## ember
==> flow/design.v (excerpt) <==
module conv_neuron_layer_ffanout
  #
  (
   parameter LAYER_SIZE       = 10,
   parameter LAYER_SIZE_ORDER = 4,
   parameter FEATURE_WIDTH    = 8,
   parameter WEIGHT_WIDTH     = 8,
   parameter WEIGHT_MEM_ORDER = 5,
   parameter OUTPUT_WIDTH     = 8,
   parameter OUTPUT_SHIFT     = 0,
   parameter BIAS_SHIFT       = 0,
   parameter ReLU             = "TRUE"
   )
  (
   input logic                         clk,
   input logic [FEATURE_WIDTH-1:0]     feature_stream,
   input logic                         feature_first,
   input logic                         feature_last,
   input logic [WEIGHT_WIDTH-1:0]      weight_stream,
   input logic [LAYER_SIZE_ORDER-1:0]  weight_id,
   input logic                         weight_first,
   input logic                         weight_last,
   output logic [OUTPUT_WIDTH-1:0]     output_stream,
   output logic [LAYER_SIZE_ORDER-1:0] output_id,
   output logic                        output_valid
   );
export LEC_CHECK = 0
export ABC_AREA = 1
export CAP_MARGIN = 5
export CORE_MARGIN = 2
export CORE_UTILIZATION = 72
export CTS_CLUSTER_SIZE = 97
export PLACE_DENSITY_LB_ADDON = 0.19
export SETUP_SLACK_MARGIN = 1.05
export SLEW_MARGIN = 20
create_clock -name core_clock -period 4.1 [get_ports {clk}]
run.sh (not shown) runs the stock make flow with config.mk's settings and CLKGATE_MAP_FILE=.
Ran to the end and failed final checks on setup timing: ember.
Changes in delta relative to ember:
- SLEW_MARGIN now 35, was 20
- SETUP_SLACK_MARGIN now -0.31, was 1.05
- CORE_MARGIN now 4, was 2
- CAP_MARGIN now 20, was 5
- CTS_CLUSTER_SIZE now 19, was 97
- CORE_UTILIZATION now 58, was 72
- CELL_PAD_IN_SITES_GLOBAL_PLACEMENT now 1, previously not set
- GPL_TIMING_DRIVEN now 1, previously not set
- MAX_ROUTING_LAYER now met5, previously not set
- PLACE_DENSITY_LB_ADDON no longer set, was 0.19
- the clock period (ns, I/O delays scaled along) now 4.92, was 4.1
Notes after the runs:
Summary of ember and delta: one run falls short of a clean finish, namely ember. ember finished every stage; the final checks, however, were not passed, the failures being setup timing. Of ember and delta, ember shows the higher design area, with delta below it. Summary of the comparison: area growth from synthesis to layout is lower in delta, relative to ember.
--- input diff delta..garnet ---
- clearing GPL_TIMING_DRIVEN, which used to be 1
- swapping -0.31 for -0.32 in SETUP_SLACK_MARGIN
- clearing ABC_AREA, which used to be 1
- swapping 35 for 20 in SLEW_MARGIN
- clearing CELL_PAD_IN_SITES_GLOBAL_PLACEMENT, which used to be 1
- clearing MAX_ROUTING_LAYER, which used to be met5
- swapping 4 for 2 in CORE_MARGIN
- clearing CTS_CLUSTER_SIZE, which used to be 19
- swapping 4.92 for 3.3 in the clock period (ns, I/O delays scaled along)
Results
- [flow] garnet | stages: complete | final checks: fail | reason: setup timing
- garnet vs. delta: number of placement rows went down by 7.
- Cmp delta and garnet / combinational share of cell area / lower: garnet
- Critical path depth for garnet: 5 up relative to delta
- garnet vs delta — wire length dropped by more than 10%
- Sort delta and garnet by worst hold slack after final layout asc -> top: garnet
Input changes introduced in zinc (baseline for comparison: garnet):
- clearing SETUP_SLACK_MARGIN, which used to be -0.32
- swapping 58 for 40 in CORE_UTILIZATION
- swapping 3.3 for 5.5 in the clock period (ns, I/O delays scaled along)
### Flow results
zinc ended with every stage complete and zero timing, DRC or antenna violations.
Of zinc and garnet, zinc shows the higher number of clock-tree buffers in the layout, with garnet below it.
Multi-input logic area, zinc and garnet: lower on zinc
Between zinc and garnet, the count of antenna-violating nets left after detailed routing figures differ only marginally.
zinc: maximum number of pins on one net before global-route repair is 32 higher than what garnet reported.
Of the two values seen for top routing layer in use, met5 was produced by garnet and met4 by zinc.
zinc vs garnet on share of final layout cell area taken by clock buffers and inverters: zinc is the higher one.
Relative to zinc, the following input files were edited for fjord:
- a change of CORE_UTILIZATION from 40 to 72
- an added GPL_TIMING_DRIVEN of 1
- an added SETUP_SLACK_MARGIN of -0.31
- an added MAX_ROUTING_LAYER of met5
- a change of SLEW_MARGIN from 20 to 35
- an added PLACE_DENSITY_LB_ADDON of 0.26
- an added CTS_CLUSTER_SIZE of 19
- a change of the clock period (ns, I/O delays scaled along) from 5.5 to 3.9
Findings:
- To summarise fjord: no stage aborted, but the layout did not pass its checks, failing on setup timing.
- Every stage of the flow completed for zinc, and the final layout passed the timing, design-rule and antenna checks.
- Taking zinc as the reference, in fjord sequential share of layout area decreased 0.20 points; hold slack decreased 0.040 ns.
- For fjord, the master of the slowest instance on the critical path was sky130_fd_sc_hd__fa_1, unlike zinc, where it was sky130_fd_sc_hd__dfxtp_4.
- In fjord, time the final worst path needs with I/O delays and setup is lower than in zinc.
